== v35 ==
## DE2_115_Project_Top
module DE2_115_Project_Top (
    input  wire        CLOCK_50,
    input  wire        RST,       
    input  wire [3:0]  KEY,       
    input  wire [17:0] SW,        
    output wire [7:0]  LCD_DATA,
    output wire        LCD_RS,
    output wire        LCD_RW,
    output wire        LCD_EN,
    output wire        LCD_ON,   
    output wire        LCD_BLON
);
For scale: roughly 37 I/O pins, ~36000 um2 of cells after synthesis.
clock: 6.82 ns
lec_check: 0
abc_area: 1
cap_margin: 20
core_margin: 2
core_utilization: 72
cts_cluster_diameter: 250
cts_cluster_size: 13
place_density_lb_addon: 0.06
setup_slack_margin: 1.85
slew_margin: 20
run.sh (not shown) runs the stock make flow with config.mk's settings and CLKGATE_MAP_FILE=.
Completing all stages was not enough for v35: its layout failed the final checks because of setup timing.
Input-level comparison between v26 and v35:
Settings: swapping 20 for 0 in CAP_MARGIN; clearing SETUP_SLACK_MARGIN, which used to be 1.85; swapping 250 for 94 in CTS_CLUSTER_DIAMETER; putting CORE_ASPECT_RATIO at 0.91 where nothing was set; clearing CTS_CLUSTER_SIZE, which used to be 13; clearing PLACE_DENSITY_LB_ADDON, which used to be 0.06; putting PLACE_DENSITY at 0.41 where nothing was set; swapping 6.82 for 6.71 in the clock period (ns, I/O delays scaled along).
Notes after the runs:
Comparing wire length for v26 and v35, the smaller number came from v26.
Compared with v35, in v26 final clock skew decreased 0.028 ns; number of clock buffers inserted by TritonCTS increased 6; area of all placed cells without fillers lost about 3.3%; global routing usage on met1 now sits lower; met3 track demand over resource dropped 2.5 points.
No crash in v26: every stage finished, but the layout fails its final checks due to setup timing.
What v8 does differently from v26 at the input level:
Settings: CELL_PAD_IN_SITES_GLOBAL_PLACEMENT: unset -> 2; PLACE_DENSITY: 0.41 -> unset; CAP_MARGIN: 0 -> 20; CTS_CLUSTER_DIAMETER: 94 -> unset; CORE_UTILIZATION: 72 -> 40; SLEW_MARGIN: 20 -> 15; CORE_ASPECT_RATIO: 0.91 -> unset; ABC_AREA: 1 -> unset; the clock period (ns, I/O delays scaled along): 6.71 -> 20.0.
--- outcome ---
v8 closes out successfully: all stages finished, all timing, DRC and antenna checks passed.
Looking at overall power, v8 sits below v26.
In v8, non-clock buffer count is lower than in v26.
Taking v26 as the reference, in v8 fmax dropped about 30%, core box area climbed 83%, utilization dropped 38 points.
Routed wire length: higher on v8
v8: post-route cell area 0.43% below v26
| met3 layer wire length in the routed design | v8 vs v26 | 5700 um lower |
v8 vs v26 — accumulated negative setup slack rose 1.38 ns.
Basic-gate share of the synthesized area counting and, or, nand and nor cells (lower): v8

========
run A:
Starting RTL as in the previous note.
## DE2_115_Project_Top
module DE2_115_Project_Top (
    input  wire        CLOCK_50,
    input  wire        RST,       
    input  wire [3:0]  KEY,       
    input  wire [17:0] SW,        
    output wire [7:0]  LCD_DATA,
    output wire        LCD_RS,
    output wire        LCD_RW,
    output wire        LCD_EN,
    output wire        LCD_ON,   
    output wire        LCD_BLON
);
    assign LCD_ON   = 1'b1;
    assign LCD_BLON = 1'b1;
    wire        cpu_lcd_start;
    wire [2:0]  cpu_lcd_opcode;
    wire [3:0]  cpu_lcd_reg_idx;
    wire [15:0] cpu_lcd_value;
    wire        lcd_is_busy;
    wire system_reset;          
    wire is_splash_screen;  
    wire is_shutdown_screen;  
    wire button_power = !KEY[0];
    wire button_send  = !KEY[1];
    module_mini_cpu cpu (
        .clk(CLOCK_50),
        .rst(RST),
        .button_power(button_power),
        .button_send(button_send),
        .switches(SW),
        .system_reset_out(system_reset),
        .show_splash_req(is_splash_screen),
        .force_blank_req(is_shutdown_screen),
        .lcd_start(cpu_lcd_start),
        .lcd_opcode(cpu_lcd_opcode),
        .lcd_reg_index(cpu_lcd_reg_idx),
        .lcd_value(cpu_lcd_value),
        .lcd_busy(lcd_is_busy)
    );
  ...
clock: 2.35 ns
lec_check: 0
cap_margin: 20
cell_pad_in_sites_global_placement: 0
core_aspect_ratio: 0.57
core_margin: 2
core_utilization: 58
cts_cluster_diameter: 169
gpl_routability_driven: 1
slew_margin: 0
Finished, but not clean: run A, with setup timing.
Here is what was changed in the inputs of run B compared with run A.
-- flow/config.mk --
<<< run A, line 10
export CORE_ASPECT_RATIO = 0.57
export CORE_MARGIN = 2
export CORE_UTILIZATION = 58
export CTS_CLUSTER_DIAMETER = 169
export GPL_ROUTABILITY_DRIVEN = 1
export SLEW_MARGIN = 0
>>> run B, line 10
export CORE_ASPECT_RATIO = 0.57
export CORE_MARGIN = 2
export CORE_UTILIZATION = 68
export CTS_CLUSTER_DIAMETER = 169
export GPL_ROUTABILITY_DRIVEN = 1
export SETUP_SLACK_MARGIN = 0.79
export SLEW_MARGIN = 0
==> flow/constraint.sdc <==
create_clock -name core_clock -period 2.85 [get_ports {CLOCK_50}]
set_input_delay 0.5700 -clock core_clock [delete_from_list [all_inputs] [get_ports {CLOCK_50}]]
set_output_delay 0.5700 -clock core_clock [all_outputs]
set_load 0.01 [all_outputs]
### Flow results
- On core area, the lower figure sits with run B, not run A.
- Any difference in netlist area before placement between run B and run A is small enough to ignore.
- Global placer's final weighted congestion: run B vs run A down about 1.7%
- Among run A and run B, the run that stopped before the end is run B, and it is the only one.
- Flow for run B halted at global routing (5_1_grt), error code GRT-0232.
The inputs of run C differ from those of run B as listed below.
==> flow/config.mk <==
export PLATFORM = sky130hd
export DESIGN_NAME = DE2_115_Project_Top
export DESIGN_NICKNAME = DE2_115_Project_Top
export VERILOG_FILES = /design/flow/design.v
export SDC_FILE = /design/flow/constraint.sdc
export NUM_CORES = 4
export LEC_CHECK = 0
export ABC_AREA = 1
export CAP_MARGIN = 20
export CORE_MARGIN = 2
export CORE_UTILIZATION = 72
export CTS_CLUSTER_DIAMETER = 245
export SLEW_MARGIN = 20
==> flow/constraint.sdc <==
create_clock -name core_clock -period 6.85 [get_ports {CLOCK_50}]
set_input_delay 1.3700 -clock core_clock [delete_from_list [all_inputs] [get_ports {CLOCK_50}]]
set_output_delay 1.3700 -clock core_clock [all_outputs]
set_load 0.01 [all_outputs]
Findings:
- Measured against each other, run B and run C differ in synthesized cell count, the higher figure coming from run C.
- Run B → run C: simple-gate share of the synthesized area now sits higher; post-detailed-placement cell area saw a decrease; area share of xor/xnor cells in the synthesized design decreased by 1.3 points relative to the old numbers; routability congestion estimate from global placement lost about 2.8%; synthesized cell area down about 1.3%.
- In run C the implementation ran to completion but is not tape-out ready, as the final checks report setup timing.
- [run C vs run B] fraction of the mapped netlist area in compound gates: higher in run C
- Note that the number of post-CTS setup repair buffers recorded for run B amounts to 4.1 times the value seen in run C.
- Re floorplan die width: run B was higher than run C.
- Register bit total from synthesis came out exactly the same in run B and run C.
Setup changes, run C to run D
==> flow/config.mk <==
export PLATFORM = sky130hd
export DESIGN_NAME = DE2_115_Project_Top
export DESIGN_NICKNAME = DE2_115_Project_Top
export VERILOG_FILES = /design/flow/design.v
export SDC_FILE = /design/flow/constraint.sdc
export NUM_CORES = 4
export LEC_CHECK = 0
export CAP_MARGIN = 20
export CORE_MARGIN = 2
export CORE_UTILIZATION = 72
export CTS_CLUSTER_DIAMETER = 94
export SLEW_MARGIN = 20
==> flow/constraint.sdc <==
create_clock -name core_clock -period 7.05 [get_ports {CLOCK_50}]
set_input_delay 1.4100 -clock core_clock [delete_from_list [all_inputs] [get_ports {CLOCK_50}]]
set_output_delay 1.4100 -clock core_clock [all_outputs]
set_load 0.01 [all_outputs]
[summary]
Run C -> run D: post-synthesis cell count decreased by more than 10%
Cell with the largest stage delay on the worst path: sky130_fd_sc_hd__edfxtp_1 -> run C, sky130_fd_sc_hd__or4_4 -> run D
In the reports for run D and run C, the larger largest net degree at the start of global routing belongs to run C.
Relative to run C, the leakage power measured on run D has decreased by a few percent.
Cmp run D vs run C: global-route wire length before repair higher in run D
From run C to run D the numbers moved as follows: actual slew at the worst max-slew pin increased by 0.12 ns relative to the old numbers, via count of the first global-routing pass now sits higher, post-route total power now sits lower.
Going from run C to run D, fraction of area in multi-input gates rose by 4.1 points, combinational-cell power consumption went down by about 22%, worst setup margin decreased by 0.42 ns relative to the old numbers, via count saw a decrease.
To summarise run D: no stage aborted, but the layout did not pass its checks, failing on setup timing.
No activity file was given, so power comes from the tool's default toggle rates.
